==> flow/design.v <==
module ALU(
  input         clock,
                reset,
                io_flush_valid,
                io_FU_input_valid,
  input  [6:0]  io_FU_input_bits_decoded_instruction_PRD,
  input         io_FU_input_bits_decoded_instruction_RD_valid,
  input  [20:0] io_FU_input_bits_decoded_instruction_IMM,
  input  [2:0]  io_FU_input_bits_decoded_instruction_FUNCT3,
  input  [1:0]  io_FU_input_bits_decoded_instruction_packet_index,
  input  [5:0]  io_FU_input_bits_decoded_instruction_ROB_index,
  input  [3:0]  io_FU_input_bits_decoded_instruction_MOB_index,
  input  [4:0]  io_FU_input_bits_decoded_instruction_instructionType,
  input         io_FU_input_bits_decoded_instruction_needs_ALU,
                io_FU_input_bits_decoded_instruction_needs_branch_unit,
                io_FU_input_bits_decoded_instruction_SUBTRACT,
                io_FU_input_bits_decoded_instruction_MULTIPLY,
                io_FU_input_bits_decoded_instruction_FENCE,
                io_FU_input_bits_decoded_instruction_IS_IMM,
  input  [31:0] io_FU_input_bits_RS1_data,
                io_FU_input_bits_RS2_data,
                io_FU_input_bits_fetch_PC,
  output        io_FU_output_valid,
  output [6:0]  io_FU_output_bits_PRD,
  output [31:0] io_FU_output_bits_RD_data,
  output        io_FU_output_bits_RD_valid,
  output [31:0] io_FU_output_bits_fetch_PC,
  output [3:0]  io_FU_output_bits_MOB_index,
  output [5:0]  io_FU_output_bits_ROB_index,
  output [1:0]  io_FU_output_bits_fetch_packet_index
);
  wire [31:0] RS1_signed = io_FU_input_bits_RS1_data;
  wire [31:0] RS1_unsigned = io_FU_input_bits_RS1_data;
  wire [31:0] instruction_PC =
    io_FU_input_bits_fetch_PC
    + {28'h0, io_FU_input_bits_decoded_instruction_packet_index, 2'h0};
  reg  [31:0] arithmetic_result;
  wire [31:0] IMM_signed =
    {{19{io_FU_input_bits_decoded_instruction_IMM[12]}},
     io_FU_input_bits_decoded_instruction_IMM[12:0]};
  wire [31:0] operand2_unsigned =
    io_FU_input_bits_decoded_instruction_IS_IMM ? IMM_signed : io_FU_input_bits_RS2_data;
  wire [4:0]  shamt = operand2_unsigned[4:0];
  wire        _REMU_T = io_FU_input_bits_decoded_instruction_instructionType == 5'hC;
  wire        _SLTU_T_1 = io_FU_input_bits_decoded_instruction_instructionType == 5'h4;
  wire        _BEQ_T = io_FU_input_bits_decoded_instruction_FUNCT3 == 3'h0;
  wire        ADD =
    (_REMU_T | _SLTU_T_1) & _BEQ_T & ~io_FU_input_bits_decoded_instruction_MULTIPLY
    & ~io_FU_input_bits_decoded_instruction_SUBTRACT;
  wire        SUB =
    (_REMU_T | _SLTU_T_1) & _BEQ_T & ~io_FU_input_bits_decoded_instruction_MULTIPLY
    & io_FU_input_bits_decoded_instruction_SUBTRACT;
  wire        SLL =
    (_REMU_T | _SLTU_T_1) & io_FU_input_bits_decoded_instruction_FUNCT3 == 3'h1
    & ~io_FU_input_bits_decoded_instruction_MULTIPLY;
  wire        _BGE_T = io_FU_input_bits_decoded_instruction_FUNCT3 == 3'h5;
  wire        SRL =
    (_REMU_T | _SLTU_T_1) & _BGE_T & ~io_FU_input_bits_decoded_instruction_MULTIPLY
    & ~io_FU_input_bits_decoded_instruction_SUBTRACT;
  wire        SRA =
    (_REMU_T | _SLTU_T_1) & _BGE_T & ~io_FU_input_bits_decoded_instruction_MULTIPLY
    & io_FU_input_bits_decoded_instruction_SUBTRACT;
  wire        AUIPC =
    io_FU_input_bits_decoded_instruction_instructionType == 5'h5
    & ~io_FU_input_bits_decoded_instruction_MULTIPLY;
  wire        ALU_input_valid =
    io_FU_input_valid & io_FU_input_bits_decoded_instruction_needs_ALU;
  wire        branch_unit_input_valid =
    io_FU_input_valid & io_FU_input_bits_decoded_instruction_needs_branch_unit;
  wire        mult_unit_input_valid =
    io_FU_input_valid & io_FU_input_bits_decoded_instruction_MULTIPLY;
  reg         io_FU_output_valid_REG;
  wire [31:0] add_result = RS1_unsigned + operand2_unsigned;
  wire [31:0] sub_result = RS1_unsigned - operand2_unsigned;
  wire [31:0] _GEN = {27'h0, shamt};
  wire [31:0] sra_result = $signed($signed(RS1_signed) >>> _GEN);
  wire [62:0] _sll_result_T = {31'h0, RS1_unsigned} << shamt;
  reg  [31:0] io_FU_output_bits_fetch_PC_REG;
  reg  [1:0]  io_FU_output_bits_fetch_packet_index_REG;
  reg  [6:0]  io_FU_output_bits_PRD_REG;
  reg         io_FU_output_bits_RD_valid_REG;
  reg  [3:0]  io_FU_output_bits_MOB_index_REG;
  reg  [5:0]  io_FU_output_bits_ROB_index_REG;
  always @(posedge clock) begin
    if (reset)
      arithmetic_result <= 32'h0;
    else begin
      arithmetic_result <=
        ADD
          ? add_result
          : SUB
              ? sub_result
              : (_REMU_T | _SLTU_T_1)
                & io_FU_input_bits_decoded_instruction_FUNCT3 == 3'h4
                & ~io_FU_input_bits_decoded_instruction_MULTIPLY
                  ? RS1_unsigned ^ operand2_unsigned
                  : (_REMU_T | _SLTU_T_1)
                    & io_FU_input_bits_decoded_instruction_FUNCT3 == 3'h6
                    & ~io_FU_input_bits_decoded_instruction_MULTIPLY
                      ? RS1_unsigned | operand2_unsigned
                      : (_REMU_T | _SLTU_T_1)
                        & (&io_FU_input_bits_decoded_instruction_FUNCT3)
                        & ~io_FU_input_bits_decoded_instruction_MULTIPLY
                          ? RS1_unsigned & operand2_unsigned
                          : SLL
                              ? _sll_result_T[31:0]
                              : SRL
                                  ? RS1_unsigned >> _GEN
                                  : SRA
                                      ? sra_result
                                      : (_REMU_T | _SLTU_T_1)
                                        & io_FU_input_bits_decoded_instruction_FUNCT3 == 3'h2
                                        & ~io_FU_input_bits_decoded_instruction_MULTIPLY
                                          ? {31'h0,
                                             $signed(RS1_signed) < $signed(io_FU_input_bits_decoded_instruction_IS_IMM
                                                                             ? IMM_signed
                                                                             : io_FU_input_bits_RS2_data)}
                                          : (_REMU_T | _SLTU_T_1)
                                            & io_FU_input_bits_decoded_instruction_FUNCT3 == 3'h3
                                            & ~io_FU_input_bits_decoded_instruction_MULTIPLY
                                              ? {31'h0, RS1_unsigned < operand2_unsigned}
                                              : io_FU_input_bits_decoded_instruction_instructionType == 5'hD
                                                & ~io_FU_input_bits_decoded_instruction_MULTIPLY
                                                  ? {io_FU_input_bits_decoded_instruction_IMM[19:0],
                                                     12'h0}
                                                  : 32'h0;
    end
    io_FU_output_valid_REG <=
      ALU_input_valid & ~io_flush_valid | io_FU_input_bits_decoded_instruction_FENCE;
    io_FU_output_bits_fetch_PC_REG <= io_FU_input_bits_fetch_PC;
    io_FU_output_bits_fetch_packet_index_REG <=
      io_FU_input_bits_decoded_instruction_packet_index;
    io_FU_output_bits_PRD_REG <= io_FU_input_bits_decoded_instruction_PRD;
    io_FU_output_bits_RD_valid_REG <= io_FU_input_bits_decoded_instruction_RD_valid;
    io_FU_output_bits_MOB_index_REG <= io_FU_input_bits_decoded_instruction_MOB_index;
    io_FU_output_bits_ROB_index_REG <= io_FU_input_bits_decoded_instruction_ROB_index;
  end  
  assign io_FU_output_valid = io_FU_output_valid_REG & ~io_flush_valid;
  assign io_FU_output_bits_PRD = io_FU_output_bits_PRD_REG;
  assign io_FU_output_bits_RD_data = arithmetic_result;
  assign io_FU_output_bits_RD_valid = io_FU_output_bits_RD_valid_REG;
  assign io_FU_output_bits_fetch_PC = io_FU_output_bits_fetch_PC_REG;
  assign io_FU_output_bits_MOB_index = io_FU_output_bits_MOB_index_REG;
  assign io_FU_output_bits_ROB_index = io_FU_output_bits_ROB_index_REG;
  assign io_FU_output_bits_fetch_packet_index = io_FU_output_bits_fetch_packet_index_REG;
endmodule
==> flow/run.sh <==
#!/bin/bash
# the make line also repeats each setting of config.mk as NAME=value (left out here)
make -C /OpenROAD-flow-scripts/flow DESIGN_CONFIG=/design/flow/config.mk WORK_HOME=/design/flow/orfs CLKGATE_MAP_FILE= finish
==> flow/config.mk <==
export PLATFORM = sky130hd
export DESIGN_NAME = ALU
export DESIGN_NICKNAME = ALU
export VERILOG_FILES = /design/flow/design.v
export SDC_FILE = /design/flow/constraint.sdc
export NUM_CORES = 4
export LEC_CHECK = 0
export CAP_MARGIN = 15
export CORE_ASPECT_RATIO = 0.74
export CORE_MARGIN = 2
export CORE_UTILIZATION = 42
export GPL_ROUTABILITY_DRIVEN = 1
export GPL_TIMING_DRIVEN = 0
export MAX_ROUTING_LAYER = met4
export PLACE_DENSITY = 0.91
export SETUP_SLACK_MARGIN = 0.67
export SLEW_MARGIN = 20
export TNS_END_PERCENT = 5
==> flow/constraint.sdc <==
create_clock -name core_clock -period 3.57 [get_ports {clock}]
set_input_delay 0.7140 -clock core_clock [delete_from_list [all_inputs] [get_ports {clock}]]
set_output_delay 0.7140 -clock core_clock [all_outputs]
set_load 0.01 [all_outputs]
==> flow_metrics.tcl, run 1 <==
# flow metrics
set metrics [dict create \
    outcome "finished with violations" \
    so_faults "negative setup slack" \
    cap_viol_max_count 0 \
    slew_headroom 0.274 \
    min_period_over_period 1.09 \
    cts_buffers 9 \
    syn2layout_area_growth_pct 45.4 \
    ys_sh_adder 0.113 \
    ir_drop_mv 0.298 \
    io_pins 240 \
    total_leakage_power_nw 6.70 \
    rsz0062_at_grt "yes" \
    hold_end "io_FU_output_bits_fetch_PC_REG[9]$_DFF_P_" \
    finalSetupViolations 23 \
    finalNetCount 2081 \
    power_frac_seq 0.216 \
    clk_pin_slew_ns 0.07 \
    dpl.hpwl_mm 53.3 \
    ys_seq_elements 85 \
    grt_max_degree 16 \
    utilization 0.618 \
    die_y_um 144 \
    ys_sh_mux 0.149 \
    cp_slowest_cell "ha_2" \
    core_util_floorplan 0.425 \
    cp_num_buf_inv 5 \
    critPathKind "input pin to flip-flop" \
    finalMaxSlewViolations 0 \
    critPathMaxStageDelay_ns 0.47 \
    topCellsByArea "dfxtp_1 15%, ha_1 11%, mux4_2 6.9%, mux2i_1 6.7%, a21oi_1 6.4%" \
    yosys.area_share.xor_xnor 0.0197 \
    synth_seq_share 0.153 \
    ys_sh_simple 0.190 \
    synth.distinct_cells 82 \
    synth_cells 1513 \
    detail_route.iter0.violations 2872 \
    switching_share 0.437 \
    yosys_area_um2 11100 \
    cts.sinks 85 \
    grt_overflow_total 0 \
    required_ns 3.82 \
    yosysTopAreaCell "dfxtp_1" \
    fp_nets 1767 \
    top_logic_kind "AND-OR/OR-AND gates" \
    placed_cell_area_um2 14200 \
    p_seq_w 0.00100 \
    max_freq_mhz 256 \
    synthAoiAreaFrac 0.301 \
    cts_tree "done" \
    cp-end-kind "flip-flop" \
    p_per_area_nw_per_um2 287 \
    fin_area_um2 16200 \
    drc 0 \
    tightestPinTransition_ns 1.09 \
    setup_ws_ns -0.333 \
    num_rows 51 \
    cp-startpoint "io_FU_input_bits_decoded_instruction_IS_IMM" \
    drt_pass1_iterations 7 \
    avgSynthCellArea_um2 7.35 \
    worstHoldPathCells 1 \
    io_buffers 233 \
    dp.cells 2091 \
    cpLargestDelayFamily "AND-OR/OR-AND gates" \
    worst_hold_startpoint "io_FU_input_bits_fetch_PC[9]" \
    arrival_ns 4.15 \
    p_clk_w 0.00105 \
    track_usage 0.493 \
    hp-class "input pin to flip-flop" \
    wl_mm 69.5 \
    edf_count 0 \
    pwr-share-clk 0.225 \
    hold_viol 0 \
    top_cell "nand2_1" \
    clk_path_buf_depth 2 \
    cp-endpoint "arithmetic_result[31]$_SDFF_PP0_" \
    worstSetupPathDepth 16 \
    switchingPower_w 0.00203 \
    cts-root-buf "clkbuf_16" \
    power_leader "combinational logic" \
    netlist_area_um2 11100 \
    critPathMostFrequentCell "o31ai_2" \
    p_comb_w 0.00260 \
    synth_top_area_share 0.153 \
    htreeDepth 3 \
    common_cells "171 x nand2_1, 162 x nor2_1, 142 x a21oi_1, 97 x ha_1, 92 x inv_1" \
    viasPerCell 7.00 \
    yosysWarnings 1 \
    grt_pass1_wl_mm 97.5 \
    antenna_found_initial 1 \
    period_minus_slack_ns 3.90 \
    wire_per_inst_um 31.9 \
    ys_cells 1513 \
    grt_pass1_vias 14270 \
    worstPathMaxFanout 10 \
    p_int_w 0.00262 \
    dp_slack_ns -2.12 \
    cp_cell_sequence "buf_12 > buf_16 > inv_1 > clkbuf_4 > a21oi_4 > ha_2 > inv_2 > a21oi_1 > o31ai_2 > a211oi_2 > nand3_2 > a211oi_4 > nor2_2 > o311ai_2 > mux2i_1 > o31ai_2" \
    finalNonFillerCells 2178 \
    cp-start-kind "input pin" \
    postRouteAntennaNets 0 \
    warnings 95 \
    synthFlopType "dfxtp_1" \
    pwr-share-comb 0.559 \
    async_flop_share 0 \
    dieArea_um2 27800 \
    num_vias 15252 \
    core_um2 26200 \
    die_width_um 193 \
    place_congestion 1.11 \
]
## per-layer routing
| layer | vias to the layer above | global-route usage | wire length (um) |
|---|---|---|---|
| met5 | - | - | 0 |
| met1 | 7128 | 0.634 | 26400 |
| li1 | 6211 | - | - |
| met2 | 1565 | 0.679 | 27000 |
| met3 | 348 | 0.207 | 12300 |
| met4 | 0 | 0.190 | 3760 |
## per-stage QoR
stage | hold slack, ns | total power [W] | setup TNS [ns]
floorplan | 0.742 | 0.00226 | -4.27
global placement | 1.16 | 0.00310 | -46.41
detailed placement | 1.17 | 0.00311 | -46.56
CTS | 0.791 | 0.00442 | -2.17
global route | 0.790 | 0.00475 | -6.18
finish | 0.791 | 0.00464 | -4.98
## what timing repair did
item                       in CTS  in global routing
hold buffers                    0                  0
resized                       274                 60
buffers inserted               62                  7
setup endpoints to repair      32                 32
pin swaps                      54                 20
## layout make-up
class / count / area [um^2]
diodes: 2 / 5.00
plain buffers: 108 / 935
clock buffers: 10 / 229
clock inverters: 6 / 95.1
fillers: 2292 / 9980
inverters: 98 / 392
multi-input cells: 1222 / 9540
flip-flops and latches: 85 / 1700
well taps: 344 / 430
repair buffers: 303 / 2860
==> run 2, diff against run 1 <==
Settings changed: CAP_MARGIN 15 to 0, CORE_ASPECT_RATIO 0.74 to 1.13, CORE_UTILIZATION 42 to 43, CTS_CLUSTER_DIAMETER from default to 138, CTS_CLUSTER_SIZE from default to 84, GPL_TIMING_DRIVEN 0 to 1, MAX_ROUTING_LAYER met4 to default, MIN_ROUTING_LAYER from default to met2, PLACE_DENSITY 0.91 to 0.47, SETUP_SLACK_MARGIN 0.67 to -0.07, SLEW_MARGIN 20 to 15, TNS_END_PERCENT 5 to 35.
Clock period 3.57 ns to 8.65 ns, I/O delays scaled along.
==> run 2 against run 1 <==
The flow now stops in global routing. Area after synthesis is the same. Die area is 2.3% lower. Synthesized cell count unchanged.
==> flow_metrics.tcl, run 2 <==
# collected from the flow reports
set metrics [dict create \
    synth.distinct_cells 82 \
    avgSynthCellArea_um2 7.35 \
    die_width_um 155 \
    dpl.hpwl_mm 43.1 \
    yosysTopAreaCell "dfxtp_1" \
    cts_hold_buf 0 \
    outcome "aborted with a tool error" \
    clk_path_buf_depth 2 \
    postCtsSetupRepairBufs 0 \
    top_logic_kind "AND-OR/OR-AND gates" \
    die_y_um 175 \
    htreeDepth 3 \
    ys_cells 1513 \
    synth_seq_share 0.153 \
    ys_sh_adder 0.113 \
    top_cell "nand2_1" \
    yosysWarnings 1 \
    ys_sh_mux 0.149 \
    fp_nets 1767 \
    edf_count 0 \
    cts-root-buf "clkbuf_16" \
    core_um2 25400 \
    async_flop_share 0 \
    yosys.area_share.xor_xnor 0.0197 \
    error "[ERROR GRT-0116] Global routing finished with congestion. Check the congestion regions in the DRC Viewer." \
    placed_cell_area_um2 13700 \
    synthFlopType "dfxtp_1" \
    io_buffers 237 \
    dieArea_um2 27200 \
    cts_resized 0 \
    place_congestion 1.18 \
    io_pins 240 \
    common_cells "171 x nand2_1, 162 x nor2_1, 142 x a21oi_1, 97 x ha_1, 92 x inv_1" \
    yosys_area_um2 11100 \
    num_rows 62 \
    ys_seq_elements 85 \
    track_usage 0.686 \
    netlist_area_um2 11100 \
    core_util_floorplan 0.437 \
    ys_sh_simple 0.190 \
    topCellsByArea "dfxtp_1 15%, ha_1 11%, mux4_2 6.9%, mux2i_1 6.7%, a21oi_1 6.4%" \
    synth_top_area_share 0.153 \
    synthAoiAreaFrac 0.301 \
    synth_cells 1513 \
    grt_overflow_total 3 \
    stop_stage "global routing" \
    cts_buffers 9 \
    cts.sinks 85 \
]
==> run 2: metal layers <==
layer,overflow,GRT usage
met1,-,-
met3,2,0.813
met4,0,0.431
met2,0,0.729
met5,1,0.537
==> run 2: per-stage QoR <==
stage                     hold slack [ns]  instances  setup slack (ns)
after floorplan                      1.76       1513              3.08
after global placement               2.18       1997              1.56
after detailed placement             2.18       1997              1.48
after CTS                            1.80       2013              1.87
==> run 3, diff against run 2 <==
Settings changed: ABC_AREA from default to 1, CAP_MARGIN 0 to 20, CORE_ASPECT_RATIO 1.13 to default, CORE_UTILIZATION 43 to 71, CTS_CLUSTER_DIAMETER 138 to 242, CTS_CLUSTER_SIZE 84 to 39, MAX_ROUTING_LAYER from default to met4, MIN_ROUTING_LAYER met2 to met1, PLACE_DENSITY 0.47 to default, PLACE_DENSITY_LB_ADDON from default to 0.01.
Clock period 8.65 ns to 8.48 ns, I/O delays scaled along.
==> run 3 against run 2 <==
The flow stops in global placement. Synthesized cell count increased by 44%. Area after synthesis increased by 8.5%. Die area decreased by 34%.
==> flow_metrics.tcl, run 3 <==
# collected from the flow reports
set metrics [dict create \
    synth.distinct_cells 48 \
    yosys_area_um2 12100 \
    die_width_um 134 \
    synth_cells 2182 \
    netlist_area_um2 12100 \
    ys_sh_simple 0.468 \
    top_logic_kind "simple AND/OR/NAND/NOR gates" \
    ys_seq_elements 85 \
    core_um2 16600 \
    stop_stage "global placement" \
    topCellsByArea "nand2_1 18%, nand3_1 16%, dfxtp_1 14%, ha_1 10%, inv_1 8.0%" \
    common_cells "586 x nand2_1, 386 x nand3_1, 256 x inv_1, 198 x nor2_1, 133 x a21oi_1" \
    dieArea_um2 18100 \
    ys_sh_mux 0 \
    ys_cells 2182 \
    synthFlopType "dfxtp_1" \
    synthAoiAreaFrac 0.152 \
    edf_count 0 \
    avgSynthCellArea_um2 5.53 \
    die_y_um 134 \
    yosysTopAreaCell "nand2_1" \
    fp_nets 2436 \
    async_flop_share 0 \
    yosysWarnings 1 \
    synth_top_area_share 0.182 \
    ys_sh_adder 0.104 \
    num_rows 47 \
    io_pins 240 \
    top_cell "nand2_1" \
    outcome "aborted with a tool error" \
    core_util_floorplan 0.728 \
    synth_seq_share 0.141 \
    yosys.area_share.xor_xnor 0.0131 \
    error "[ERROR FLW-0024] Place density exceeds 1.0 (current PLACE_DENSITY_LB_ADDON =  0.01). Please check if the value of  PLACE_DENSITY_LB_ADDON is between 0 and 0.99." \
]
==> run 4, diff against run 3 <==
Settings changed: ABC_AREA 1 to default, CAP_MARGIN 20 to 10, CORE_UTILIZATION 71 to 50, CTS_CLUSTER_DIAMETER 242 to default, CTS_CLUSTER_SIZE 39 to 84, GPL_ROUTABILITY_DRIVEN 1 to 0, MAX_ROUTING_LAYER met4 to default, PLACE_DENSITY from default to 0.44, PLACE_DENSITY_LB_ADDON 0.01 to default, SETUP_SLACK_MARGIN -0.07 to 0.87.
Clock period 8.48 ns to 3.05 ns, I/O delays scaled along.
==> run 4 against run 3 <==
Die area grew 30%. Area after synthesis shrank 7.9%. The run fails in global routing. Synthesized cell count shrank 31%.
==> flow_metrics.tcl, run 4 <==
# collected from the flow reports
set metrics [dict create \
    grt_overflow_total 36 \
    stop_stage "global routing" \
    num_rows 54 \
    yosysWarnings 1 \
    cts-root-buf "clkbuf_16" \
    ys_seq_elements 85 \
    core_um2 21800 \
    dpl.hpwl_mm 47.0 \
    common_cells "171 x nand2_1, 162 x nor2_1, 142 x a21oi_1, 97 x ha_1, 92 x inv_1" \
    yosys.area_share.xor_xnor 0.0197 \
    dieArea_um2 23500 \
    ys_sh_simple 0.190 \
    avgSynthCellArea_um2 7.35 \
    synth_seq_share 0.153 \
    yosys_area_um2 11100 \
    async_flop_share 0 \
    netlist_area_um2 11100 \
    core_util_floorplan 0.510 \
    ys_sh_adder 0.113 \
    error "[ERROR GRT-0232] Routing congestion too high. Check the congestion heatmap in the GUI." \
    synth_cells 1513 \
    fp_nets 1767 \
    cts_buffers 9 \
    die_width_um 153 \
    yosysTopAreaCell "dfxtp_1" \
    cts.sinks 85 \
    synthAoiAreaFrac 0.301 \
    synth.distinct_cells 82 \
    die_y_um 153 \
    clk_path_buf_depth 2 \
    io_buffers 237 \
    synthFlopType "dfxtp_1" \
    synth_top_area_share 0.153 \
    topCellsByArea "dfxtp_1 15%, ha_1 11%, mux4_2 6.9%, mux2i_1 6.7%, a21oi_1 6.4%" \
    cts_hold_buf 0 \
    top_logic_kind "AND-OR/OR-AND gates" \
    outcome "aborted with a tool error" \
    top_cell "nand2_1" \
    ys_cells 1513 \
    io_pins 240 \
    ys_sh_mux 0.149 \
    track_usage 0.768 \
    edf_count 0 \
    htreeDepth 3 \
]
## run 4: timing repair
action | CTS
endpoints found under the setup margin | 33
pin swaps | 92
resized | 278
buffers inserted | 46
gates cloned | 1
hold endpoints to repair | 0
## run 4: metal layers
| layer | overflow | global-route usage |
|---|---|---|
| met1 | 1 | 0.755 |
| met2 | 13 | 0.926 |
| met3 | 1 | 0.634 |
| met4 | 20 | 0.772 |
| met5 | 1 | 0.337 |
## run 4: per-stage QoR
stage | cells | area [um^2] | setup slack (ns)
detailed placement | 2418 | 17400 | -1.43
floorplan | 1513 | 11500 | -0.753
CTS | 2481 | 19200 | -0.154
global placement | 2418 | 17400 | -1.42
==> run 5, diff against run 4 <==
Settings changed: ABC_AREA from default to 1, CAP_MARGIN 10 to 25, CELL_PAD_IN_SITES_GLOBAL_PLACEMENT from default to 1, CORE_ASPECT_RATIO from default to 0.87, CORE_MARGIN 2 to 8, CORE_UTILIZATION 50 to 19, CTS_CLUSTER_DIAMETER from default to 180, CTS_CLUSTER_SIZE 84 to default, GPL_TIMING_DRIVEN 1 to default, MAX_ROUTING_LAYER from default to met4, MIN_ROUTING_LAYER met1 to default, PLACE_DENSITY 0.44 to default, SETUP_SLACK_MARGIN 0.87 to 0.09, SLEW_MARGIN 15 to 20, TNS_END_PERCENT 35 to default.
Clock period 3.05 ns to 5.92 ns, I/O delays scaled along.
==> run 5 against run 4 <==
Area after synthesis up 8.5%. Now clean on timing, DRC and antenna. Synthesized cell count up 44%. Die area rose to 3.1 times the previous value.
==> flow_metrics.tcl, run 5 <==
# flow metrics
set metrics [dict create \
    postRouteAntennaNets 0 \
    switchingPower_w 0.00110 \
    met3_usage 0.0484 \
    p_comb_w 0.00125 \
    worstPathMaxFanout 14 \
    dpl.hpwl_mm 56.8 \
    common_cells "586 x nand2_1, 386 x nand3_1, 256 x inv_1, 198 x nor2_1, 133 x a21oi_1" \
    cpLargestDelayFamily "simple AND/OR/NAND/NOR gates" \
    cap_viol_max_count 0 \
    cp-start-kind "input pin" \
    cts_resized 0 \
    die_width_um 286 \
    track_usage 0.187 \
    max_freq_mhz 192 \
    min_period_over_period 0.880 \
    synth_cells 2182 \
    critPathMaxStageDelay_ns 0.67 \
    drt_pass1_iterations 8 \
    syn2layout_area_growth_pct 28.8 \
    hold_end "io_FU_output_bits_fetch_PC_REG[12]$_DFF_P_" \
    required_ns 6.17 \
    finalNetCount 2612 \
    cp_num_buf_inv 5 \
    edf_count 0 \
    synth_seq_share 0.141 \
    power_leader "combinational logic" \
    ys_sh_mux 0 \
    dp_slack_ns 0.618 \
    nFillCells 7296 \
    viasPerCell 4.84 \
    finalMaxSlewViolations 0 \
    wire_per_inst_um 21.2 \
    ys_seq_elements 85 \
    drc 0 \
    clk_pin_slew_ns 0.07 \
    outcome "timing/DRC/antenna clean" \
    num_rows 86 \
    tightestPinTransition_ns 0.963 \
    io_buffers 237 \
    avgSynthCellArea_um2 5.53 \
    detail_route.iter0.violations 1792 \
    postCtsSetupRepairBufs 0 \
    yosys_area_um2 12100 \
    worstHoldPathCells 1 \
    synth.distinct_cells 48 \
    setup_ws_ns 0.710 \
    netlist_area_um2 12100 \
    async_flop_share 0 \
    die_y_um 251 \
    worstSetupPathDepth 18 \
    cp-end-kind "flip-flop" \
    top_logic_kind "simple AND/OR/NAND/NOR gates" \
    grt_pass1_vias 15039 \
    grt_max_degree 70 \
    yosysWarnings 1 \
    total_leakage_power_nw 7.28 \
    synthFlopType "dfxtp_1" \
    cp_cell_sequence "clkdlybuf4s50_1 > nand2_1 > inv_1 > buf_4 > a21oi_1 > ha_1 > inv_1 > nand2_1 > nor4_1 > nand3_1 > nand3_1 > nand2_1 > nand2_1 > nand2_1 > nand3_1 > nand3_1 > nand2_1 > inv_1" \
    p_per_area_nw_per_um2 155 \
    top_cell "nand2_1" \
    antenna_found_initial 2 \
    period_minus_slack_ns 5.21 \
    p_seq_w 0.000598 \
    hold_viol 0 \
    ys_cells 2182 \
    grtUsageMet1 0.255 \
    io_pins 240 \
    placed_cell_area_um2 15300 \
    gr-usage-met2 0.277 \
    warnings 92 \
    ys_sh_adder 0.104 \
    p_int_w 0.00131 \
    grt_overflow_total 0 \
    whs_ns 1.26 \
    critPathMostFrequentCell "nand2_1" \
    critPathKind "input pin to flip-flop" \
    num_vias 15488 \
    slew_headroom 0.357 \
    topCellsByArea "nand2_1 18%, nand3_1 16%, dfxtp_1 14%, ha_1 10%, inv_1 8.0%" \
    arrival_ns 5.46 \
    fin_area_um2 15600 \
    top_usage_layer "met2" \
    htreeDepth 3 \
    wl_mm 68.0 \
    final.setup.tns_ns 0 \
    finalNonFillerCells 3200 \
    p_clk_w 0.000558 \
    pwr-share-clk 0.232 \
    rsz0062_at_grt "no" \
    cp-endpoint "arithmetic_result[28]$_SDFF_PP0_" \
    clk_path_buf_depth 2 \
    ys_sh_simple 0.468 \
    dieArea_um2 71900 \
    pwr-share-comb 0.520 \
    synth_top_area_share 0.182 \
    cp-startpoint "io_FU_input_bits_decoded_instruction_IS_IMM" \
    ir_drop_mv 0.129 \
    finalSetupViolations 0 \
    worst_hold_startpoint "io_FU_input_bits_fetch_PC[12]" \
    dp.cells 3183 \
    cts-root-buf "clkbuf_16" \
    cts_tree "done" \
    cts_hold_buf 0 \
    hp-class "input pin to flip-flop" \
    grt_pass1_wl_mm 99.6 \
    yosysTopAreaCell "nand2_1" \
    core_util_floorplan 0.192 \
    core_um2 63100 \
    cts_buffers 9 \
    cp_slowest_cell "nor4_1" \
    cts.sinks 85 \
    switching_share 0.457 \
    synthAoiAreaFrac 0.152 \
    fp_nets 2436 \
    power_frac_seq 0.248 \
    yosys.area_share.xor_xnor 0.0131 \
]
==> run 5: per-layer routing <==
layer / up-vias / part of all wire
met2: 745 / 0.42
met5: - / 0
met1: 7153 / 0.46
met4: 0 / 0.024
li1: 7516 / -
met3: 74 / 0.094
==> run 5: through the flow <==
stage | util | power [W]
4_1_cts | 0.247 | 0.00242
5_1_grt | 0.247 | 0.00259
2_1_floorplan | - | 0.00135
3_3_place_gp | 0.242 | 0.00183
6_report | 0.247 | 0.00241
3_5_place_dp | 0.242 | 0.00183
==> run 5: area by class of cell <==
class	count	area (um^2)	area share
inverters	263	987	0.0634
clock buffers	10	239	0.0154
well taps	836	1050	0.0672
diodes	1	2.50	0.000161
clock inverters	6	51.3	0.00330
repair buffers	267	2620	0.169
flip-flops and latches	85	1700	0.109
multi-input cells	1732	8910	0.573
==> run 6, diff against run 5 <==
Settings changed: ABC_AREA 1 to default, CAP_MARGIN 25 to 20, CELL_PAD_IN_SITES_GLOBAL_PLACEMENT 1 to default, CORE_ASPECT_RATIO 0.87 to default, CORE_MARGIN 8 to 2, CORE_UTILIZATION 19 to 52, CTS_CLUSTER_DIAMETER 180 to default, CTS_CLUSTER_SIZE from default to 84, GPL_TIMING_DRIVEN from default to 1, MAX_ROUTING_LAYER met4 to default, MIN_ROUTING_LAYER from default to met1, PLACE_DENSITY_LB_ADDON from default to 0.01, SETUP_SLACK_MARGIN 0.09 to -0.25, SLEW_MARGIN 20 to 15, TNS_END_PERCENT from default to 35.
Clock period 5.92 ns to 3.51 ns, I/O delays scaled along.
==> run 6 against run 5 <==
The layout now fails its checks (negative setup slack). Die area decreased by 69%. Flip-flop count is the same. Combinational power is 130% higher. Total power rose by 100%. Core utilization is 61 points higher. First-iteration DRC count is 75% higher. Sequential power grew 71%.
==> flow_metrics.tcl, run 6 <==
# flow metrics
set metrics [dict create \
    power_leader "combinational logic" \
    finalNonFillerCells 2422 \
    grt_pass1_wl_mm 93.1 \
    viasPerCell 6.83 \
    dieArea_um2 22600 \
    antenna_found_initial 3 \
    slew_headroom 0.317 \
    fp_nets 1767 \
    warnings 94 \
    cp-endpoint "arithmetic_result[25]$_SDFF_PP0_" \
    synth.distinct_cells 82 \
    avgSynthCellArea_um2 7.35 \
    max_freq_mhz 264 \
    syn2layout_area_growth_pct 61.0 \
    ys_seq_elements 85 \
    yosys.area_share.xor_xnor 0.0197 \
    topCellsByArea "dfxtp_1 15%, ha_1 11%, mux4_2 6.9%, mux2i_1 6.7%, a21oi_1 6.4%" \
    p_seq_w 0.00102 \
    pwr-share-comb 0.584 \
    yosys_area_um2 11100 \
    wire_per_inst_um 25.9 \
    edf_count 0 \
    yosysWarnings 1 \
    worstHoldPathCells 1 \
    synth_cells 1513 \
    core_um2 21000 \
    finalMaxSlewViolations 0 \
    drt_pass1_iterations 22 \
    dp.cells 2404 \
    cp-startpoint "io_FU_input_bits_decoded_instruction_IS_IMM" \
    p_int_w 0.00285 \
    cp_cell_sequence "dlygate4sd2_1 > buf_8 > buf_12 > mux2i_2 > buf_4 > inv_1 > ha_1 > buf_4 > a21oi_1 > o21ai_0 > o221ai_1 > buf_4 > nand2_1 > a21oi_1 > o21a_1 > o221ai_1 > a21oi_1 > a21oi_1" \
    so_faults "negative setup slack" \
    ir_drop_mv 0.229 \
    total_leakage_power_nw 8.11 \
    tightestPinTransition_ns 1.02 \
    period_minus_slack_ns 3.78 \
    postRouteAntennaNets 0 \
    cts_buffers 9 \
    synthAoiAreaFrac 0.301 \
    cp-start-kind "input pin" \
    common_cells "171 x nand2_1, 162 x nor2_1, 142 x a21oi_1, 97 x ha_1, 92 x inv_1" \
    finalSetupViolations 27 \
    min_period_over_period 1.08 \
    worst_hold_startpoint "io_FU_input_bits_fetch_PC[2]" \
    rsz0062_at_grt "yes" \
    pwr-share-clk 0.208 \
    synth_top_area_share 0.153 \
    hp-class "input pin to flip-flop" \
    p_per_area_nw_per_um2 273 \
    track_usage 0.550 \
    clk_path_buf_depth 2 \
    htreeDepth 3 \
    hold_viol 0 \
    required_ns 3.75 \
    io_buffers 237 \
    grt_pass1_vias 16038 \
    arrival_ns 4.03 \
    grt_max_degree 43 \
    critPathMostFrequentCell "a21oi_1" \
    die_width_um 150 \
    ys_sh_adder 0.113 \
    ys_sh_mux 0.149 \
    die_y_um 150 \
    num_vias 16549 \
    cap_viol_max_count 0 \
    nFillCells 1252 \
    netlist_area_um2 11100 \
    p_comb_w 0.00286 \
    clk_pin_slew_ns 0.08 \
    async_flop_share 0 \
    core_util_floorplan 0.529 \
    yosysTopAreaCell "dfxtp_1" \
    dp_slack_ns -0.921 \
    worstSetupPathDepth 18 \
    p_clk_w 0.00101 \
    top_cell "nand2_1" \
    dpl.hpwl_mm 46.8 \
    switchingPower_w 0.00204 \
    critPathMaxStageDelay_ns 0.31 \
    synth_seq_share 0.153 \
    drc 0 \
    finalNetCount 2395 \
    ys_cells 1513 \
    cpLargestDelayFamily "AND-OR/OR-AND gates" \
    cts_tree "done" \
    num_rows 53 \
    ys_sh_simple 0.190 \
    cp_num_buf_inv 7 \
    cts-root-buf "clkbuf_16" \
    synthFlopType "dfxtp_1" \
    detail_route.iter0.violations 3144 \
    worstPathMaxFanout 6 \
    outcome "finished with violations" \
    power_frac_seq 0.208 \
    wl_mm 62.7 \
    critPathKind "input pin to flip-flop" \
    switching_share 0.417 \
    hold_end "io_FU_output_bits_fetch_PC_REG[2]$_DFF_P_" \
    cp_slowest_cell "mux2i_2" \
    top_logic_kind "AND-OR/OR-AND gates" \
    io_pins 240 \
    cts.sinks 85 \
    setup_ws_ns -0.275 \
    cp-end-kind "flip-flop" \
    grt_overflow_total 0 \
]
-- run 6: metrics by stage --
stage / setup TNS (ns) / utilization / instance area [um^2] / power (W) / hold WS [ns]
floorplan: -4.04 / - / 11500 / 0.00232 / 0.730
global placement: -18.17 / 0.824 / 17300 / 0.00357 / 1.15
detailed placement: -20.59 / 0.824 / 17300 / 0.00364 / 1.15
CTS: -0.904 / 0.847 / 17800 / 0.00470 / 0.766
global route: -5.70 / 0.852 / 17900 / 0.00503 / 0.765
finish: -3.95 / 0.852 / 17900 / 0.00489 / 0.767
-- run 6: area by class of cell --
class / instances / area [um^2] / share of cell area
multi-input combinational: 1222 / 9050 / 0.505
timing repair buffer: 725 / 6140 / 0.343
sequential: 85 / 1700 / 0.0950
inverter: 98 / 375 / 0.0210
tap: 275 / 344 / 0.0192
clock buffer: 9 / 225 / 0.0126
clock inverter: 7 / 73.8 / 0.00412
antenna: 1 / 2.50 / 0.000140
-- run 6: repair_timing --
item                                    in CTS  in global routing
buffers inserted                             2                  0
gates resized                               42                 22
endpoints found under the setup margin      21                 20
hold endpoints to repair                     0                  0
pin swaps                                    4                  4
hold buffers                                 0                  0
-- run 6: metal layers --
layer	up-vias	GRT usage	share of wire
met5	-	0.0409	0.0018
met4	6	0.483	0.12
met3	661	0.283	0.17
met2	1750	0.773	0.39
met1	7298	0.598	0.32
li1	6834	-	-
==> run 7, diff against run 6 <==
Settings changed: CORE_UTILIZATION 52 to 58, CTS_CLUSTER_SIZE 84 to 87, GPL_ROUTABILITY_DRIVEN 0 to default, GPL_TIMING_DRIVEN 1 to default, HOLD_SLACK_MARGIN from default to -0.08, MIN_ROUTING_LAYER met1 to default, PLACE_DENSITY_LB_ADDON 0.01 to default, SETUP_SLACK_MARGIN -0.25 to 1.08, SLEW_MARGIN 15 to 20, TNS_END_PERCENT 35 to 75.
Clock period 3.51 ns to 3.7 ns, I/O delays scaled along.
==> run 7 against run 6 <==
The flow now stops in clock tree synthesis. Area after synthesis is the same. Die area shrank 10%. Synthesized cell count is the same.
==> flow_metrics.tcl, run 7 <==
# collected from the flow reports
set metrics [dict create \
    ys_sh_adder 0.113 \
    place_congestion 1.28 \
    yosys.area_share.xor_xnor 0.0197 \
    dieArea_um2 20300 \
    ys_cells 1513 \
    stop_stage "clock tree synthesis" \
    dpl.hpwl_mm 50.0 \
    ys_seq_elements 85 \
    io_pins 240 \
    yosysTopAreaCell "dfxtp_1" \
    die_width_um 143 \
    top_cell "nand2_1" \
    core_um2 18800 \
    synthAoiAreaFrac 0.301 \
    synth.distinct_cells 82 \
    async_flop_share 0 \
    synth_seq_share 0.153 \
    error "[ERROR DPL-0033] detailed placement checks failed during check placement." \
    die_y_um 143 \
    fp_nets 1767 \
    core_util_floorplan 0.593 \
    num_rows 50 \
    yosysWarnings 1 \
    netlist_area_um2 11100 \
    yosys_area_um2 11100 \
    ys_sh_simple 0.190 \
    placed_cell_area_um2 17300 \
    io_buffers 237 \
    common_cells "171 x nand2_1, 162 x nor2_1, 142 x a21oi_1, 97 x ha_1, 92 x inv_1" \
    edf_count 0 \
    synthFlopType "dfxtp_1" \
    outcome "aborted with a tool error" \
    top_logic_kind "AND-OR/OR-AND gates" \
    synth_cells 1513 \
    topCellsByArea "dfxtp_1 15%, ha_1 11%, mux4_2 6.9%, mux2i_1 6.7%, a21oi_1 6.4%" \
    synth_top_area_share 0.153 \
    ys_sh_mux 0.149 \
    avgSynthCellArea_um2 7.35 \
]
-- run 7: stage by stage --
step / hold slack (ns) / instances / setup slack [ns]
floorplan: 0.768 / 1513 / -0.232
detailed placement: 1.19 / 2348 / -0.795
global placement: 1.19 / 2348 / -0.589
==> run 8, diff against run 7 <==
Settings changed: CAP_MARGIN 20 to 25, CELL_PAD_IN_SITES_GLOBAL_PLACEMENT from default to 2, CORE_UTILIZATION 58 to 56, CTS_CLUSTER_DIAMETER from default to 103, CTS_CLUSTER_SIZE 87 to 57, GPL_ROUTABILITY_DRIVEN from default to 1, GPL_TIMING_DRIVEN from default to 0, HOLD_SLACK_MARGIN -0.08 to 0.19, MIN_ROUTING_LAYER from default to met1, PLACE_DENSITY_LB_ADDON from default to 0.24, SETUP_SLACK_MARGIN 1.08 to default, SLEW_MARGIN 20 to 40, TNS_END_PERCENT 75 to default.
Clock period 3.7 ns to 6.0 ns, I/O delays scaled along.
==> run 8 against run 7 <==
The flow stops in global placement without I/O. Die area rose by 3.5%. Area after synthesis did not move. Synthesized cell count did not move.
==> flow_metrics.tcl, run 8 <==
# collected from the flow reports
set metrics [dict create \
    yosys.area_share.xor_xnor 0.0197 \
    synthAoiAreaFrac 0.301 \
    async_flop_share 0 \
    dieArea_um2 21000 \
    ys_sh_adder 0.113 \
    synth_top_area_share 0.153 \
    core_util_floorplan 0.572 \
    ys_sh_simple 0.190 \
    netlist_area_um2 11100 \
    avgSynthCellArea_um2 7.35 \
    core_um2 19500 \
    top_logic_kind "AND-OR/OR-AND gates" \
    error "[ERROR FLW-0024] Place density exceeds 1.0 (current PLACE_DENSITY_LB_ADDON =  0.24). Please check if the value of  PLACE_DENSITY_LB_ADDON is between 0 and 0.99." \
    synth_cells 1513 \
    stop_stage "global placement without I/O" \
    outcome "aborted with a tool error" \
    synth.distinct_cells 82 \
    common_cells "171 x nand2_1, 162 x nor2_1, 142 x a21oi_1, 97 x ha_1, 92 x inv_1" \
    yosysTopAreaCell "dfxtp_1" \
    top_cell "nand2_1" \
    topCellsByArea "dfxtp_1 15%, ha_1 11%, mux4_2 6.9%, mux2i_1 6.7%, a21oi_1 6.4%" \
    die_width_um 145 \
    synthFlopType "dfxtp_1" \
    die_y_um 145 \
    ys_cells 1513 \
    yosysWarnings 1 \
    edf_count 0 \
    yosys_area_um2 11100 \
    synth_seq_share 0.153 \
    ys_sh_mux 0.149 \
    num_rows 51 \
    ys_seq_elements 85 \
    fp_nets 1767 \
]
==> run 9, diff against run 8 <==
Settings changed: ABC_AREA from default to 0, CAP_MARGIN 25 to 20, CELL_PAD_IN_SITES_GLOBAL_PLACEMENT 2 to default, CORE_UTILIZATION 56 to 71, CTS_CLUSTER_DIAMETER 103 to 242, CTS_CLUSTER_SIZE 57 to 39, GPL_TIMING_DRIVEN 0 to 1, HOLD_SLACK_MARGIN 0.19 to default, PLACE_DENSITY_LB_ADDON 0.24 to 0.01, SETUP_SLACK_MARGIN from default to -0.07, SLEW_MARGIN 40 to 15, TNS_END_PERCENT from default to 35.
Clock period 6.0 ns to 8.46 ns, I/O delays scaled along.
==> run 9 against run 8 <==
The flow stops in global routing. Area after synthesis unchanged. Die area decreased by 21%. Synthesized cell count unchanged.
==> flow_metrics.tcl, run 9 <==
# collected from the flow reports
set metrics [dict create \
    netlist_area_um2 11100 \
    cts.sinks 85 \
    fp_nets 1767 \
    ys_seq_elements 85 \
    htreeDepth 3 \
    die_y_um 129 \
    synth_cells 1513 \
    yosys_area_um2 11100 \
    yosysTopAreaCell "dfxtp_1" \
    die_width_um 129 \
    grt_overflow_total 30 \
    postCtsSetupRepairBufs 0 \
    ys_cells 1513 \
    stop_stage "global routing" \
    num_rows 45 \
    dp.cells 1870 \
    yosysWarnings 1 \
    dpl.hpwl_mm 37.6 \
    cts_resized 0 \
    async_flop_share 0 \
    synth_top_area_share 0.153 \
    common_cells "171 x nand2_1, 162 x nor2_1, 142 x a21oi_1, 97 x ha_1, 92 x inv_1" \
    avgSynthCellArea_um2 7.35 \
    synth_seq_share 0.153 \
    outcome "aborted with a tool error" \
    cts_hold_buf 0 \
    io_pins 240 \
    ys_sh_adder 0.113 \
    io_buffers 237 \
    top_logic_kind "AND-OR/OR-AND gates" \
    yosys.area_share.xor_xnor 0.0197 \
    clk_path_buf_depth 2 \
    ys_sh_mux 0.149 \
    place_congestion 1.33 \
    synthAoiAreaFrac 0.301 \
    cts-root-buf "clkbuf_16" \
    cts_buffers 9 \
    core_um2 15300 \
    dieArea_um2 16700 \
    track_usage 0.696 \
    error "[ERROR GRT-0116] Global routing finished with congestion. Check the congestion regions in the DRC Viewer." \
    top_cell "nand2_1" \
    core_util_floorplan 0.729 \
    ys_sh_simple 0.190 \
    synthFlopType "dfxtp_1" \
    dp_slack_ns 1.72 \
    synth.distinct_cells 82 \
    topCellsByArea "dfxtp_1 15%, ha_1 11%, mux4_2 6.9%, mux2i_1 6.7%, a21oi_1 6.4%" \
    edf_count 0 \
]
==> run 9: routing by layer <==
layer / GRT overflow / track usage
met1: 0 / 0.703
met4: 15 / 0.641
met3: 1 / 0.514
met5: 0 / 0.182
met2: 14 / 0.903
==> run 9: metrics by stage <==
stage,instance area [um^2],total power (W),util
3_3_place_gp,13400,0.00118,0.881
3_5_place_dp,13400,0.00121,0.881
2_1_floorplan,11100,0.000932,-
4_1_cts,13800,0.00166,0.902
==> run 10, diff against run 9 <==
Settings changed: ABC_AREA 0 to default, CORE_UTILIZATION 71 to 57, CTS_CLUSTER_DIAMETER 242 to default, CTS_CLUSTER_SIZE 39 to 64, GPL_ROUTABILITY_DRIVEN 1 to default, GPL_TIMING_DRIVEN 1 to default, MIN_ROUTING_LAYER met1 to default, PLACE_DENSITY_LB_ADDON 0.01 to default, SETUP_SLACK_MARGIN -0.07 to 1.94, SLEW_MARGIN 15 to 20, TNS_END_PERCENT 35 to 5.
Clock period 8.46 ns to 7.03 ns, I/O delays scaled along.
==> run 10 against run 9 <==
Now clean on timing, DRC and antenna. Area after synthesis unchanged. Synthesized cell count unchanged. Die area up 24%.
==> flow_metrics.tcl, run 10 <==
# flow metrics
set metrics [dict create \
    fp_nets 1767 \
    hold_end "io_FU_output_bits_fetch_PC_REG[17]$_DFF_P_" \
    final.setup.tns_ns 0 \
    switchingPower_w 0.000860 \
    syn2layout_area_growth_pct 26.3 \
    place_congestion 1.12 \
    clk_pin_slew_ns 0.07 \
    core_util_floorplan 0.575 \
    finalMaxSlewViolations 0 \
    ys_sh_mux 0.149 \
    nFillCells 1557 \
    power_frac_seq 0.252 \
    synth.distinct_cells 82 \
    edf_count 0 \
    rsz0062_at_grt "yes" \
    finalSetupViolations 0 \
    finalNonFillerCells 1962 \
    power_leader "combinational logic" \
    num_rows 51 \
    drt_pass1_iterations 9 \
    yosys.area_share.xor_xnor 0.0197 \
    common_cells "171 x nand2_1, 162 x nor2_1, 142 x a21oi_1, 97 x ha_1, 92 x inv_1" \
    dp.cells 1940 \
    grt_pass1_wl_mm 76.6 \
    required_ns 7.32 \
    critPathMaxStageDelay_ns 0.96 \
    async_flop_share 0 \
    detail_route.iter0.violations 2197 \
    cts.sinks 85 \
    p_clk_w 0.000487 \
    utilization 0.727 \
    p_int_w 0.00115 \
    power_w 0.00201 \
    io_buffers 237 \
    pwr-share-clk 0.242 \
    ys_sh_adder 0.113 \
    num_vias 13927 \
    synth_cells 1513 \
    grt_max_degree 54 \
    yosys_area_um2 11100 \
    ir_drop_mv 0.133 \
    die_width_um 144 \
    total_leakage_power_nw 5.86 \
    max_freq_mhz 193 \
    yosysTopAreaCell "dfxtp_1" \
    die_y_um 144 \
    arrival_ns 5.48 \
    cp-startpoint "io_FU_input_bits_decoded_instruction_FUNCT3[0]" \
    topCellsByArea "dfxtp_1 15%, ha_1 11%, mux4_2 6.9%, mux2i_1 6.7%, a21oi_1 6.4%" \
    cp-endpoint "arithmetic_result[26]$_SDFF_PP0_" \
    core_um2 19300 \
    cts_buffers 9 \
    worstHoldPathCells 1 \
    track_usage 0.491 \
    p_per_area_nw_per_um2 143 \
    cts_tree "done" \
    hp-class "input pin to flip-flop" \
    synthFlopType "dfxtp_1" \
    antenna_found_initial 3 \
    io_pins 240 \
    slew_headroom 0.107 \
    wire_per_inst_um 26.5 \
    netlist_area_um2 11100 \
    ys_sh_simple 0.190 \
    drc 0 \
    avgSynthCellArea_um2 7.35 \
    top_logic_kind "AND-OR/OR-AND gates" \
    postRouteAntennaNets 0 \
    cts-root-buf "clkbuf_16" \
    cp-start-kind "input pin" \
    synth_seq_share 0.153 \
    dieArea_um2 20700 \
    worstPathMaxFanout 19 \
    tightestPinTransition_ns 1.33 \
    htreeDepth 3 \
    period_minus_slack_ns 5.18 \
    finalNetCount 1944 \
    synthAoiAreaFrac 0.301 \
    cpLargestDelayFamily "simple AND/OR/NAND/NOR gates" \
    hold_viol 0 \
    min_period_over_period 0.737 \
    cts_hold_buf 0 \
    synth_top_area_share 0.153 \
    switching_share 0.427 \
    dpl.hpwl_mm 39.6 \
    ys_cells 1513 \
    whs_ns 1.48 \
    cp_cell_sequence "clkdlybuf4s50_1 > or3b_1 > nor3_2 > nand2_1 > a211oi_1 > nor4_2 > a221oi_2 > or2_1 > o32ai_1 > a21oi_1" \
    ys_seq_elements 85 \
    warnings 97 \
    critPathKind "input pin to flip-flop" \
    yosysWarnings 1 \
    outcome "timing/DRC/antenna clean" \
    cp_slowest_cell "clkdlybuf4s50_1" \
    viasPerCell 7.10 \
    cap_viol_max_count 0 \
    wl_mm 52.0 \
    clk_path_buf_depth 2 \
    grt_pass1_vias 13047 \
    p_comb_w 0.00102 \
    cp_num_buf_inv 1 \
    grt_overflow_total 0 \
    cp-end-kind "flip-flop" \
    worst_hold_startpoint "io_FU_input_bits_fetch_PC[17]" \
    pwr-share-comb 0.506 \
    worstSetupPathDepth 10 \
    p_seq_w 0.000507 \
    top_cell "nand2_1" \
]
==> run 10: cell type report <==
class                   count  area, um^2  area share
clock inverters             7        78.8     0.00561
inverters                  98         373      0.0265
well taps                 265         332      0.0236
multi-input cells        1222        8690       0.618
clock buffers               9         225      0.0160
repair buffers            274        2650       0.189
diodes                      2        5.00    0.000356
flip-flops and latches     85        1700       0.121
==> run 10: layer usage <==
metal | vias up | wire (um) | track usage
met3 | 349 | 7770 | 0.140
met2 | 1397 | 22100 | 0.759
met4 | 0 | 4570 | 0.312
met1 | 6252 | 17600 | 0.601
met5 | - | 0 | 0
li1 | 5929 | - | -
==> run 10: what timing repair did <==
action	in CTS	in global routing
setup buffers	0	4
setup endpoints to repair	28	15
hold endpoints to repair	0	0
pin swaps	0	1
gates cloned	0	0
gates resized	10	13
==> run 10: metrics by stage <==
| stage | setup slack (ns) | cell area [um^2] |
|---|---|---|
| finish | 1.85 | 14100 |
| global route | 1.81 | 14100 |
| CTS | 1.88 | 14000 |
| detailed placement | 0.815 | 13600 |
| global placement | 0.891 | 13600 |
| floorplan | 1.87 | 11100 |
==> run 11, diff against run 10 <==
Settings changed: CORE_UTILIZATION 57 to 63, CTS_CLUSTER_SIZE 64 to 72, GPL_ROUTABILITY_DRIVEN from default to 0, PLACE_DENSITY_LB_ADDON from default to 0.18, SETUP_SLACK_MARGIN 1.94 to 0.92, TNS_END_PERCENT 5 to default.
Clock period 7.03 ns to 3.93 ns, I/O delays scaled along.
==> run 11 against run 10 <==
Synthesized cell count is the same. Area after synthesis is the same. The flow now stops in clock tree synthesis. Die area is 9.3% lower.
==> flow_metrics.tcl, run 11 <==
# collected from the flow reports
set metrics [dict create \
    outcome "aborted with a tool error" \
    stop_stage "clock tree synthesis" \
    error "[ERROR DPL-0038] Utilization greater than 100%, impossible to legalize" \
    ys_sh_mux 0.149 \
    yosysTopAreaCell "dfxtp_1" \
    top_cell "nand2_1" \
    synth.distinct_cells 82 \
    fp_nets 1767 \
    io_pins 240 \
    avgSynthCellArea_um2 7.35 \
    die_y_um 137 \
    synth_cells 1513 \
    yosys.area_share.xor_xnor 0.0197 \
    dpl.hpwl_mm 53.2 \
    top_logic_kind "AND-OR/OR-AND gates" \
    common_cells "171 x nand2_1, 162 x nor2_1, 142 x a21oi_1, 97 x ha_1, 92 x inv_1" \
    ys_seq_elements 85 \
    die_width_um 137 \
    core_um2 17300 \
    yosys_area_um2 11100 \
    async_flop_share 0 \
    synthFlopType "dfxtp_1" \
    ys_sh_simple 0.190 \
    io_buffers 237 \
    dieArea_um2 18700 \
    placed_cell_area_um2 16500 \
    synth_seq_share 0.153 \
    synthAoiAreaFrac 0.301 \
    core_util_floorplan 0.643 \
    netlist_area_um2 11100 \
    num_rows 48 \
    yosysWarnings 1 \
    synth_top_area_share 0.153 \
    ys_sh_adder 0.113 \
    topCellsByArea "dfxtp_1 15%, ha_1 11%, mux4_2 6.9%, mux2i_1 6.7%, a21oi_1 6.4%" \
    edf_count 0 \
    ys_cells 1513 \
]
[run 11: through the flow]
step / total power [W] / util / worst slack [ns] / instances
2_1_floorplan: 0.00211 / - / -0.0425 / 1513
3_3_place_gp: 0.00307 / 0.952 / -0.482 / 2236
3_5_place_dp: 0.00328 / 0.952 / -0.829 / 2236
==> run 12, diff against run 11 <==
Settings changed: CORE_UTILIZATION 63 to 69, CTS_CLUSTER_SIZE 72 to 85, GPL_ROUTABILITY_DRIVEN 0 to default, HOLD_SLACK_MARGIN from default to -0.08, PLACE_DENSITY from default to 0.61, PLACE_DENSITY_LB_ADDON 0.18 to default, SETUP_SLACK_MARGIN 0.92 to default, TNS_END_PERCENT from default to 75.
Clock period 3.93 ns to 4.7 ns, I/O delays scaled along.
==> run 12 against run 11 <==
The flow stops in global routing. Synthesized cell count unchanged. Area after synthesis unchanged. Die area fell by 8.4%.
==> flow_metrics.tcl, run 12 <==
# collected from the flow reports
set metrics [dict create \
    outcome "aborted with a tool error" \
    yosysWarnings 1 \
    synthAoiAreaFrac 0.301 \
    yosys.area_share.xor_xnor 0.0197 \
    io_buffers 237 \
    core_util_floorplan 0.703 \
    ys_sh_mux 0.149 \
    synth_seq_share 0.153 \
    stop_stage "global routing" \
    ys_cells 1513 \
    cts-root-buf "clkbuf_16" \
    avgSynthCellArea_um2 7.35 \
    ys_sh_adder 0.113 \
    synth.distinct_cells 82 \
    die_y_um 131 \
    top_logic_kind "AND-OR/OR-AND gates" \
    error "[ERROR GRT-0116] Global routing finished with congestion. Check the congestion regions in the DRC Viewer." \
    cts.sinks 85 \
    synth_top_area_share 0.153 \
    dieArea_um2 17200 \
    async_flop_share 0 \
    clk_path_buf_depth 2 \
    die_width_um 131 \
    synthFlopType "dfxtp_1" \
    yosys_area_um2 11100 \
    netlist_area_um2 11100 \
    fp_nets 1767 \
    dpl.hpwl_mm 44.3 \
    dp.cells 2024 \
    topCellsByArea "dfxtp_1 15%, ha_1 11%, mux4_2 6.9%, mux2i_1 6.7%, a21oi_1 6.4%" \
    yosysTopAreaCell "dfxtp_1" \
    edf_count 0 \
    cts_hold_buf 0 \
    place_congestion 1.32 \
    grt_overflow_total 799 \
    num_rows 46 \
    cts_buffers 9 \
    htreeDepth 3 \
    synth_cells 1513 \
    core_um2 15800 \
    ys_seq_elements 85 \
    common_cells "171 x nand2_1, 162 x nor2_1, 142 x a21oi_1, 97 x ha_1, 92 x inv_1" \
    ys_sh_simple 0.190 \
    top_cell "nand2_1" \
    io_pins 240 \
    track_usage 0.930 \
    placed_cell_area_um2 14600 \
]
-- run 12: repair_timing --
action | in CTS
endpoints found under the hold margin | 0
setup buffers | 1
pin swaps | 0
setup endpoints to repair | 6
resized | 13
-- run 12: through the flow --
| stage | hold WS [ns] | setup WS [ns] |
|---|---|---|
| CTS | 0.998 | 0.0105 |
| floorplan | 0.968 | 0.00245 |
| detailed placement | 1.39 | -0.388 |
| global placement | 1.39 | -0.0490 |
-- run 12: per-layer routing --
metal  overflow  global-route usage
met4        225                1.01
met5         11               0.515
met3         31               0.787
met1         37               0.867
met2        495                1.12
==> run 13, diff against run 12 <==
Settings changed: ABC_AREA from default to 1, CORE_UTILIZATION 69 to 57, CTS_CLUSTER_DIAMETER from default to 395, CTS_CLUSTER_SIZE 85 to 52, HOLD_SLACK_MARGIN -0.08 to default, PLACE_DENSITY 0.61 to default, PLACE_DENSITY_LB_ADDON from default to 0.09, SETUP_SLACK_MARGIN from default to 0.8, TNS_END_PERCENT 75 to 15.
Clock period 4.7 ns to 3.24 ns, I/O delays scaled along.
==> run 13 against run 12 <==
The flow again stops in global routing. Synthesized cell count is 44% higher. Area after synthesis up 8.5%. Die area rose by 30%.
==> flow_metrics.tcl, run 13 <==
# collected from the flow reports
set metrics [dict create \
    cts_buffers 9 \
    io_pins 240 \
    track_usage 0.918 \
    cts.sinks 85 \
    synthFlopType "dfxtp_1" \
    synth_top_area_share 0.182 \
    core_util_floorplan 0.578 \
    clk_path_buf_depth 2 \
    fp_nets 2436 \
    place_congestion 1.23 \
    ys_sh_mux 0 \
    io_buffers 237 \
    ys_seq_elements 85 \
    cts-root-buf "clkbuf_16" \
    topCellsByArea "nand2_1 18%, nand3_1 16%, dfxtp_1 14%, ha_1 10%, inv_1 8.0%" \
    top_cell "nand2_1" \
    dpl.hpwl_mm 49.2 \
    yosys_area_um2 12100 \
    die_y_um 150 \
    top_logic_kind "simple AND/OR/NAND/NOR gates" \
    synth_cells 2182 \
    ys_cells 2182 \
    placed_cell_area_um2 17600 \
    yosysWarnings 1 \
    synthAoiAreaFrac 0.152 \
    yosys.area_share.xor_xnor 0.0131 \
    grt_overflow_total 827 \
    htreeDepth 3 \
    yosysTopAreaCell "nand2_1" \
    ys_sh_simple 0.468 \
    die_width_um 150 \
    num_rows 53 \
    dp_slack_ns -0.677 \
    cts_hold_buf 0 \
    ys_sh_adder 0.104 \
    common_cells "586 x nand2_1, 386 x nand3_1, 256 x inv_1, 198 x nor2_1, 133 x a21oi_1" \
    error "[ERROR GRT-0116] Global routing finished with congestion. Check the congestion regions in the DRC Viewer." \
    outcome "aborted with a tool error" \
    synth.distinct_cells 48 \
    synth_seq_share 0.141 \
    edf_count 0 \
    dieArea_um2 22400 \
    avgSynthCellArea_um2 5.53 \
    async_flop_share 0 \
    stop_stage "global routing" \
    netlist_area_um2 12100 \
    core_um2 20900 \
]
## run 13: per-stage QoR
stage	utilization	total power (W)	setup TNS (ns)	cells
floorplan	-	0.00254	0	2182
global placement	0.844	0.00379	-9.60	2987
detailed placement	0.844	0.00390	-14.54	2987
CTS	0.942	0.00545	0	3052
## run 13: repair_timing
item                       CTS
cloned                       2
gates resized              384
setup buffers               47
setup endpoints to repair   32
pin swaps                  118
## run 13: layer usage
| metal | global-route usage | GRT overflow |
|---|---|---|
| met4 | 1.02 | 274 |
| met5 | 0.561 | 10 |
| met2 | 1.08 | 475 |
| met1 | 0.854 | 34 |
| met3 | 0.792 | 34 |
==> run 14, diff against run 13 <==
Settings changed: CORE_UTILIZATION 57 to 52, CTS_CLUSTER_DIAMETER 395 to 199, CTS_CLUSTER_SIZE 52 to 95, PLACE_DENSITY from default to 0.42, PLACE_DENSITY_LB_ADDON 0.09 to default, SETUP_SLACK_MARGIN 0.8 to default, TNS_END_PERCENT 15 to 35.
Clock period 3.24 ns to 3.07 ns, I/O delays scaled along.
==> run 14 against run 13 <==
The flow again stops in global routing. Die area is 9.3% higher. Synthesized cell count stayed put. Area after synthesis stayed put.
==> flow_metrics.tcl, run 14 <==
# collected from the flow reports
set metrics [dict create \
    synthAoiAreaFrac 0.152 \
    synth_top_area_share 0.182 \
    yosysWarnings 1 \
    common_cells "586 x nand2_1, 386 x nand3_1, 256 x inv_1, 198 x nor2_1, 133 x a21oi_1" \
    error "[ERROR GRT-0232] Routing congestion too high. Check the congestion heatmap in the GUI." \
    place_congestion 1.18 \
    io_buffers 237 \
    edf_count 0 \
    ys_sh_mux 0 \
    fp_nets 2436 \
    grt_overflow_total 15 \
    dpl.hpwl_mm 51.9 \
    avgSynthCellArea_um2 5.53 \
    synth_cells 2182 \
    synthFlopType "dfxtp_1" \
    num_rows 55 \
    yosys.area_share.xor_xnor 0.0131 \
    async_flop_share 0 \
    top_logic_kind "simple AND/OR/NAND/NOR gates" \
    cts-root-buf "clkbuf_16" \
    dieArea_um2 24500 \
    top_cell "nand2_1" \
    io_pins 240 \
    netlist_area_um2 12100 \
    core_um2 22700 \
    stop_stage "global routing" \
    outcome "aborted with a tool error" \
    cts.sinks 85 \
    die_width_um 156 \
    ys_cells 2182 \
    ys_seq_elements 85 \
    synth_seq_share 0.141 \
    ys_sh_simple 0.468 \
    core_util_floorplan 0.532 \
    ys_sh_adder 0.104 \
    yosys_area_um2 12100 \
    placed_cell_area_um2 18000 \
    die_y_um 156 \
    cts_buffers 9 \
    synth.distinct_cells 48 \
    clk_path_buf_depth 2 \
    htreeDepth 3 \
    topCellsByArea "nand2_1 18%, nand3_1 16%, dfxtp_1 14%, ha_1 10%, inv_1 8.0%" \
    yosysTopAreaCell "nand2_1" \
    track_usage 0.740 \
    cts_hold_buf 0 \
]
## run 14: timing repair
item | CTS
setup endpoints to repair | 32
buffers inserted | 10
pin swaps | 20
resized | 81
endpoints found under the hold margin | 0
## run 14: layer usage
layer / global-route usage / GRT overflow
met1: 0.756 / 0
met2: 0.889 / 7
met3: 0.598 / 1
met4: 0.707 / 7
met5: 0.306 / 0
## run 14: per-stage QoR
| stage | hold slack, ns | setup slack [ns] | std cells |
|---|---|---|---|
| 4_1_cts | 0.682 | -0.0545 | 3109 |
| 3_5_place_dp | 1.07 | -1.15 | 3083 |
| 3_3_place_gp | 1.06 | -0.956 | 3083 |
| 2_1_floorplan | 0.642 | 0.00616 | 2182 |
==> run 15, diff against run 14 <==
Settings changed: ABC_AREA 1 to default, CORE_UTILIZATION 52 to 58, CTS_CLUSTER_DIAMETER 199 to 45, CTS_CLUSTER_SIZE 95 to default, HOLD_SLACK_MARGIN from default to -0.08, PLACE_DENSITY 0.42 to default, TNS_END_PERCENT 35 to 5.
Clock period 3.07 ns to 3.13 ns, I/O delays scaled along.
==> run 15 against run 14 <==
The run fails in clock tree synthesis. Die area is 17% lower. Area after synthesis fell by 7.9%. Synthesized cell count shrank 31%.
==> flow_metrics.tcl, run 15 <==
# collected from the flow reports
set metrics [dict create \
    ys_cells 1513 \
    yosys.area_share.xor_xnor 0.0197 \
    synth_cells 1513 \
    synthAoiAreaFrac 0.301 \
    error "[ERROR DPL-0033] detailed placement checks failed during check placement." \
    fp_nets 1767 \
    num_rows 50 \
    top_logic_kind "AND-OR/OR-AND gates" \
    stop_stage "clock tree synthesis" \
    async_flop_share 0 \
    synthFlopType "dfxtp_1" \
    core_um2 18800 \
    common_cells "171 x nand2_1, 162 x nor2_1, 142 x a21oi_1, 97 x ha_1, 92 x inv_1" \
    netlist_area_um2 11100 \
    ys_sh_mux 0.149 \
    yosys_area_um2 11100 \
    top_cell "nand2_1" \
    placed_cell_area_um2 17300 \
    ys_sh_adder 0.113 \
    yosysTopAreaCell "dfxtp_1" \
    yosysWarnings 1 \
    dp.cells 2369 \
    synth.distinct_cells 82 \
    ys_sh_simple 0.190 \
    io_pins 240 \
    topCellsByArea "dfxtp_1 15%, ha_1 11%, mux4_2 6.9%, mux2i_1 6.7%, a21oi_1 6.4%" \
    dieArea_um2 20300 \
    place_congestion 1.31 \
    avgSynthCellArea_um2 7.35 \
    core_util_floorplan 0.593 \
    edf_count 0 \
    die_y_um 143 \
    outcome "aborted with a tool error" \
    die_width_um 143 \
    io_buffers 237 \
    dpl.hpwl_mm 51.6 \
    dp_slack_ns -1.41 \
    ys_seq_elements 85 \
    synth_top_area_share 0.153 \
    synth_seq_share 0.153 \
]
[run 15: through the flow]
stage	hold WS, ns	total power, W
after global placement	1.07	0.00398
after floorplan	0.654	0.00258
after detailed placement	1.08	0.00415
Power and IR drop assume default switching activity.
